Setup of v21:
## upsample_csc
module upsample_csc (
    input  logic        clk,
    input  logic        resetn,
    input  logic        start,
    output logic        done,
    input  logic [15:0] sram_read_data,
    output logic [15:0] sram_write_data,
    output logic [17:0] sram_address,
    output logic        sram_we_n
);
For scale: about 5300 cells after synthesis, about 340 flip-flops, ~55 I/O pins, roughly 47000 um^2 of cells after synthesis.
Settings: LEC_CHECK=0, CAP_MARGIN=20, CELL_PAD_IN_SITES_DETAIL_PLACEMENT=0, CELL_PAD_IN_SITES_GLOBAL_PLACEMENT=0, CORE_ASPECT_RATIO=0.94, CORE_MARGIN=2, CORE_UTILIZATION=64, CTS_CLUSTER_DIAMETER=305, GPL_TIMING_DRIVEN=0, MAX_ROUTING_LAYER=met4, MIN_ROUTING_LAYER=met2, SETUP_SLACK_MARGIN=2.0, SLEW_MARGIN=20; clock period 8.32 ns.
run.sh (not shown) runs the stock make flow with config.mk's settings and CLKGATE_MAP_FILE=.
Run status, v21: aborted in global routing, error GRT-0116
Edits applied to the flow inputs when going from v21 to v22:
==> flow/config.mk <==
export PLATFORM = sky130hd
export DESIGN_NAME = upsample_csc
export DESIGN_NICKNAME = upsample_csc
export VERILOG_FILES = /design/flow/design.v
export SDC_FILE = /design/flow/constraint.sdc
export NUM_CORES = 4
export LEC_CHECK = 0
export CAP_MARGIN = 20
export CORE_MARGIN = 2
export CORE_UTILIZATION = 44
export PLACE_DENSITY = 0.6
export SLEW_MARGIN = 20
==> flow/constraint.sdc <==
create_clock -name core_clock -period 10.7 [get_ports {clk}]
set_input_delay 2.1400 -clock core_clock [delete_from_list [all_inputs] [get_ports {clk}]]
set_output_delay 2.1400 -clock core_clock [all_outputs]
set_load 0.01 [all_outputs]
### Flow results
v22 completed end to end with timing, DRC and antenna clean.
v22 against v21: XOR/XNOR share of the synthesized area flat; post-placement worst setup slack up 2.18 ns; post-cts gate resize count down about 90%; cell row count up about 25%; top-level port count flat.
v22 vs v21: horizontal die dimension up by more than 10%
Changes observed in v22 relative to v21: register share after synthesis did not really move, share of synthesized registers carrying an async set or reset did not really move, number of clock buffers inserted by TritonCTS went up.
## Diff of input files: v25 against v22
-- flow/config.mk --
<<< v22, line 9
export CORE_MARGIN = 2
export CORE_UTILIZATION = 44
export PLACE_DENSITY = 0.6
export SLEW_MARGIN = 20
>>> v25, line 9
export CORE_MARGIN = 2
export CORE_UTILIZATION = 65
export SLEW_MARGIN = 20
==> flow/constraint.sdc <==
create_clock -name core_clock -period 8.62 [get_ports {clk}]
set_input_delay 1.7240 -clock core_clock [delete_from_list [all_inputs] [get_ports {clk}]]
set_output_delay 1.7240 -clock core_clock [all_outputs]
set_load 0.01 [all_outputs]
==> results <==
- v25 -> stages 100% | layout checks FAIL | setup timing
- Detailed-route wire length per cell (v25 / v22): 1.2
- v25 ended up with a higher number of clock buffers in the layout than v22 did.
- Number of resized instances in the post-cts repair step (v25 vs. v22) increases by more than 100%
- Against v22, final clock skew in v25 came out worse.

========
Starting RTL as in the previous note.
clock: 5.92 ns
lec_check: 0
cap_margin: 20
core_margin: 2
core_utilization: 72
cts_cluster_size: 34
place_density: 0.65
setup_slack_margin: -0.47
slew_margin: 20
The starting point failed in global routing (5_1_grt) (GRT-0116).
Then changed:
--- a/flow/config.mk
+++ b/flow/config.mk
@@ -9,6 +9,4 @@
 export CORE_MARGIN = 2
-export CORE_UTILIZATION = 72
-export CTS_CLUSTER_SIZE = 34
-export PLACE_DENSITY = 0.65
-export SETUP_SLACK_MARGIN = -0.47
+export CORE_UTILIZATION = 40
+export PLACE_DENSITY = 0.6
 export SLEW_MARGIN = 20
==> flow/constraint.sdc (replaced) <==
create_clock -name core_clock -period 12.0 [get_ports {clk}]
set_input_delay 2.4000 -clock core_clock [delete_from_list [all_inputs] [get_ports {clk}]]
set_output_delay 2.4000 -clock core_clock [all_outputs]
set_load 0.01 [all_outputs]
=> With this change the flow completed without violations. Area after synthesis is unchanged. Die area is higher by 79%. Synthesized cell count does not change.
Then changed:
--- a/flow/config.mk
+++ b/flow/config.mk
@@ -9,3 +9,4 @@
 export CORE_MARGIN = 2
-export CORE_UTILIZATION = 40
+export CORE_UTILIZATION = 57
+export CTS_CLUSTER_SIZE = 99
 export PLACE_DENSITY = 0.6
==> flow/constraint.sdc (replaced) <==
create_clock -name core_clock -period 5.5 [get_ports {clk}]
set_input_delay 1.1000 -clock core_clock [delete_from_list [all_inputs] [get_ports {clk}]]
set_output_delay 1.1000 -clock core_clock [all_outputs]
set_load 0.01 [all_outputs]
Effect:
- With this change the flow finished but fails on setup timing
- final area went up by 26%
- non-clock buffer count went up by 1079
- count of clock-buffer cells in the layout went down by 5
- final cell count went up by 8.9%
- die size went down by 30%
Then changed:
--- a/flow/config.mk
+++ b/flow/config.mk
@@ -9,4 +9,3 @@
 export CORE_MARGIN = 2
-export CORE_UTILIZATION = 57
-export CTS_CLUSTER_SIZE = 99
+export CORE_UTILIZATION = 40
 export PLACE_DENSITY = 0.6
==> flow/constraint.sdc (replaced) <==
create_clock -name core_clock -period 11.0 [get_ports {clk}]
set_input_delay 2.2000 -clock core_clock [delete_from_list [all_inputs] [get_ports {clk}]]
set_output_delay 2.2000 -clock core_clock [all_outputs]
set_load 0.01 [all_outputs]
This time the run finished clean.
Synthesized cell count stays the same.
Die area rises by 42%.
Setup slack gets better by 5.2 ns.
Global-route usage went down by 13 points.
Routed wire length fell by 16%.

========
upsample_csc again, from the RTL that the note above started with.
clock: 8.79 ns
lec_check: 0
abc_area: 1
cap_margin: 5
cell_pad_in_sites_detail_placement: 0
cell_pad_in_sites_global_placement: 0
core_margin: 2
core_utilization: 72
cts_cluster_diameter: 355
cts_cluster_size: 35
hold_slack_margin: -0.09
min_routing_layer: met1
place_density: 0.64
setup_slack_margin: 0.48
slew_margin: 0
The first run stopped in 5_1_grt on GRT-0232.
==> next run, changes <==
CORE_UTILIZATION = 60   (was 72)
CTS_CLUSTER_DIAMETER = 55   (was 355)
CTS_CLUSTER_SIZE = unset   (was 35)
HOLD_SLACK_MARGIN = unset   (was -0.09)
MAX_ROUTING_LAYER = met4   (was unset)
SETUP_SLACK_MARGIN = 2.06   (was 0.48)
clock period = 10.6 ns   (was 8.79 ns; I/O delays follow)
What happened:
- The new run went through all stages and came out clean
- die size is higher by about 20%
- synthesized cell count stays the same
- area after synthesis is unchanged
==> next run, changes <==
CORE_UTILIZATION = 71   (was 60)
SETUP_SLACK_MARGIN = 1.07   (was 2.06)
SLEW_MARGIN = 40   (was 0)
With this change the flow finished but failed the layout checks on negative setup slack.
Wire length rises by a few percent.
Worst hold slack stays flat.
Maximum frequency goes down by roughly a tenth.
Clock-buffer cell count came out lower by 8.
First-iteration DRC count came out higher by well over a third.
Worst setup slack is worse by 1100 ps.
Cell area fell by a few percent.
Critical path depth decreases by 6.
==> next run, changes <==
CORE_UTILIZATION = 72   (was 71)
MAX_ROUTING_LAYER = unset   (was met4)
PLACE_DENSITY = unset   (was 0.64)
PLACE_DENSITY_LB_ADDON = 0.2   (was unset)
SETUP_SLACK_MARGIN = 0.93   (was 1.07)
SLEW_MARGIN = 0   (was 40)
clock period = 9.06 ns   (was 10.6 ns; I/O delays follow)
This time the run failed in 5_1_grt on GRT-0232.
Synthesized cell count does not change.
Die size drops by 1.4%.
Area after synthesis stays the same.

========
Setup of before:
Starting RTL as in the previous note.
export LEC_CHECK = 0
export ABC_AREA = 0
export CAP_MARGIN = 20
export CORE_MARGIN = 2
export CORE_UTILIZATION = 72
export CTS_CLUSTER_DIAMETER = 347
export CTS_CLUSTER_SIZE = 97
export PLACE_DENSITY = 0.37
export SLEW_MARGIN = 20
export TNS_END_PERCENT = 5
create_clock -name core_clock -period 6.0 [get_ports {clk}]
As the logs show, before stopped at global routing after a tool error, so it never reached the end of the flow.
Relative to before, the following input files were edited for after:
- PLACE_DENSITY changed from 0.37 to 0.6
- CORE_UTILIZATION changed from 72 to 67
- TNS_END_PERCENT removed (was 5)
- ABC_AREA removed (was 0)
- CTS_CLUSTER_SIZE removed (was 97)
- CTS_CLUSTER_DIAMETER removed (was 347)
- the clock period (ns, I/O delays scaled along) changed from 6.0 to 11.1
Findings:
- No stage failed in after, and the final checks on the layout all came back clean.
- What before reported for area of the die has to be multiplied by 1.07 to get the figure for after.
- Looking at overall die width across after and before, the one that comes out lower is before.
- Compared before against after; post-synthesis share of cell area spent on and, or, nand and nor gates within noise.

========
## the reference run
Starting RTL as in the previous note.
==> flow/config.mk <==
export PLATFORM = sky130hd
export DESIGN_NAME = upsample_csc
export DESIGN_NICKNAME = upsample_csc
export VERILOG_FILES = /design/flow/design.v
export SDC_FILE = /design/flow/constraint.sdc
export NUM_CORES = 4
export LEC_CHECK = 0
export ABC_AREA = 1
export CAP_MARGIN = 20
export CELL_PAD_IN_SITES_DETAIL_PLACEMENT = 2
export CORE_ASPECT_RATIO = 0.58
export CORE_MARGIN = 4
export CORE_UTILIZATION = 34
export GPL_ROUTABILITY_DRIVEN = 0
export MAX_ROUTING_LAYER = met5
export MIN_ROUTING_LAYER = met1
export PLACE_DENSITY_LB_ADDON = 0.26
export SLEW_MARGIN = 20
export TNS_END_PERCENT = 95
==> flow/constraint.sdc <==
create_clock -name core_clock -period 13.1 [get_ports {clk}]
set_input_delay 2.6200 -clock core_clock [delete_from_list [all_inputs] [get_ports {clk}]]
set_output_delay 2.6200 -clock core_clock [all_outputs]
set_load 0.01 [all_outputs]
The reference run closes out successfully: all stages finished, all timing, DRC and antenna checks passed.
Input-level comparison between the trial run and the reference run:
# the reference run
export LEC_CHECK = 0
export ABC_AREA = 1
export CAP_MARGIN = 20
export CELL_PAD_IN_SITES_DETAIL_PLACEMENT = 2
export CORE_ASPECT_RATIO = 0.58
export CORE_MARGIN = 4
export CORE_UTILIZATION = 34
export GPL_ROUTABILITY_DRIVEN = 0
export MAX_ROUTING_LAYER = met5
export MIN_ROUTING_LAYER = met1
export PLACE_DENSITY_LB_ADDON = 0.26
export SLEW_MARGIN = 20
export TNS_END_PERCENT = 95
create_clock -name core_clock -period 13.1 [get_ports {clk}]
# the trial run
export LEC_CHECK = 0
export CAP_MARGIN = 20
export CORE_MARGIN = 2
export CORE_UTILIZATION = 40
export PLACE_DENSITY = 0.6
export SLEW_MARGIN = 20
create_clock -name core_clock -period 10.7 [get_ports {clk}]
==> comparison <==
Of the trial run and the reference run, it is the trial run that has the lower total cell area reported by yosys after synthesis.
The trial run against the reference run: total die size lost 0.025 mm2.
Cell total in the yosys stat output: the trial run vs the reference run down 726
Changes observed in the trial run relative to the reference run: core occupancy in the finished layout grew by 8.7 points, wire length of the first global-routing pass shrank by 36%.
Going from the reference run to the trial run, count of clock buffers in the final design grew by a little under 10%.

========
## north
Starting RTL as in the previous note.
make LEC_CHECK=0 ABC_AREA=1 CAP_MARGIN=5 CELL_PAD_IN_SITES_DETAIL_PLACEMENT=0 CELL_PAD_IN_SITES_GLOBAL_PLACEMENT=0 CORE_MARGIN=2 CORE_UTILIZATION=72 CTS_CLUSTER_DIAMETER=355 CTS_CLUSTER_SIZE=35 HOLD_SLACK_MARGIN=-0.09 MIN_ROUTING_LAYER=met1 PLACE_DENSITY=0.64 SETUP_SLACK_MARGIN=-0.63 SLEW_MARGIN=5 finish   # period 7.23 ns
Run status, north: aborted in global routing, error GRT-0116
The inputs of south differ from those of north as listed below.
Settings: removing CELL_PAD_IN_SITES_GLOBAL_PLACEMENT (formerly 0); changing SLEW_MARGIN from 5 to 20; removing MIN_ROUTING_LAYER (formerly met1); removing ABC_AREA (formerly 1); changing CAP_MARGIN from 5 to 20; changing PLACE_DENSITY from 0.64 to 0.65; removing SETUP_SLACK_MARGIN (formerly -0.63); removing CTS_CLUSTER_DIAMETER (formerly 355); removing CELL_PAD_IN_SITES_DETAIL_PLACEMENT (formerly 0); removing CTS_CLUSTER_SIZE (formerly 35); removing HOLD_SLACK_MARGIN (formerly -0.09); changing the clock period (ns, I/O delays scaled along) from 7.23 to 10.2.
Notes after the runs:
Finished, but not clean: south, with negative setup slack.
STATUS core area: south wins against north
Area after detailed placement sits lower in south than in north.
When south is set beside north, its simple-gate share of the synthesized area turns out to be 3.6 points smaller.
Number of standard-cell rows in the floorplan was higher in north than in south.
Summary of the comparison: pre-CTS setup slack is higher in south, relative to north.
Changes in east relative to south:
Settings: setting SETUP_SLACK_MARGIN to -0.47 for the first time; changing the clock period (ns, I/O delays scaled along) from 10.2 to 5.92.
--- outcome ---
Number of gates resized after cts is higher on east
Status: east FAILED at global routing (tool error)
In east the detailed placer's ending HPWL turned out 21 mm higher than in south.
Placer congestion estimate grows slightly when moving from south to east.
Inputs modified between east and west:
Settings: swapping 0.65 for 0.35 in PLACE_DENSITY; swapping -0.47 for 1.54 in SETUP_SLACK_MARGIN; swapping 5.92 for 11.0 in the clock period (ns, I/O delays scaled along).
==> comparison <==
west ended with every stage complete and zero timing, DRC or antenna violations.
Diff east -> west: number of port buffers now sits at about the same level, cell total after placement went down by 958, standard cell area after detailed placement went down by about 14%, minimum setup slack after placement climbed 5.02 ns.

========
upsample_csc again, from the RTL that the note above started with.
make LEC_CHECK=0 CAP_MARGIN=20 CORE_MARGIN=2 CORE_UTILIZATION=72 CTS_CLUSTER_DIAMETER=214 CTS_CLUSTER_SIZE=36 PLACE_DENSITY=0.63 SLEW_MARGIN=20 finish   # period 8.99 ns
The baseline did not get past global routing (5_1_grt) (ODB-0269).
Then changed:
Settings changed: CORE_UTILIZATION 72 to 14, CTS_CLUSTER_DIAMETER 214 to default, CTS_CLUSTER_SIZE 36 to default, PLACE_DENSITY 0.63 to 0.6.
Clock period 8.99 ns to 11.1 ns, I/O delays scaled along.
The new run produced a clean layout. Synthesized cell count does not change. Synthesized area does not change. Die area grows to 5.1 times its value.

========
Setup of the baseline:
upsample_csc again, from the RTL that the note above started with.
==> flow/config.mk <==
export PLATFORM = sky130hd
export DESIGN_NAME = upsample_csc
export DESIGN_NICKNAME = upsample_csc
export VERILOG_FILES = /design/flow/design.v
export SDC_FILE = /design/flow/constraint.sdc
export NUM_CORES = 4
export LEC_CHECK = 0
export ABC_AREA = 1
export CAP_MARGIN = 5
export CELL_PAD_IN_SITES_DETAIL_PLACEMENT = 0
export CELL_PAD_IN_SITES_GLOBAL_PLACEMENT = 2
export CORE_MARGIN = 7
export CORE_UTILIZATION = 34
export CTS_CLUSTER_DIAMETER = 305
export GPL_ROUTABILITY_DRIVEN = 0
export HOLD_SLACK_MARGIN = -0.05
export MAX_ROUTING_LAYER = met4
export MIN_ROUTING_LAYER = met1
export PLACE_DENSITY_LB_ADDON = 0.15
export SETUP_SLACK_MARGIN = 1.5
export SLEW_MARGIN = 30
export TNS_END_PERCENT = 90
==> flow/constraint.sdc <==
create_clock -name core_clock -period 7.82 [get_ports {clk}]
set_input_delay 1.5640 -clock core_clock [delete_from_list [all_inputs] [get_ports {clk}]]
set_output_delay 1.5640 -clock core_clock [all_outputs]
set_load 0.01 [all_outputs]
[flow] the baseline | stages: complete | final checks: fail | reason: negative setup slack
Input changes introduced in the candidate (baseline for comparison: the baseline):
==> flow/config.mk <==
export PLATFORM = sky130hd
export DESIGN_NAME = upsample_csc
export DESIGN_NICKNAME = upsample_csc
export VERILOG_FILES = /design/flow/design.v
export SDC_FILE = /design/flow/constraint.sdc
export NUM_CORES = 4
export LEC_CHECK = 0
export CAP_MARGIN = 20
export CORE_MARGIN = 2
export CORE_UTILIZATION = 32
export PLACE_DENSITY = 0.6
export SLEW_MARGIN = 20
==> flow/constraint.sdc <==
create_clock -name core_clock -period 12.7 [get_ports {clk}]
set_input_delay 2.5400 -clock core_clock [delete_from_list [all_inputs] [get_ports {clk}]]
set_output_delay 2.5400 -clock core_clock [all_outputs]
set_load 0.01 [all_outputs]
==> results <==
Sort the candidate and the baseline by fmax desc -> top: the baseline
The candidate against the baseline: sequential share of layout area went up by 3.2 points; design area went down by 19%; post-route clock period utilization went down by 25 points.
[compare] base=the baseline new=the candidate: post-layout worst setup margin saw an increase; depth of the worst register-to-register path saw a decrease.
Compared with the baseline, the candidate shows a higher critical path required time.
Comparing the candidate and the baseline, the higher tightest hold margin is on the candidate.
Compared the candidate vs the baseline, and area after detailed placement is down in the candidate.
Of the candidate and the baseline, just one finished clean: the candidate.
Against the baseline, number of nets in the layout in the candidate fell by more than 10%.
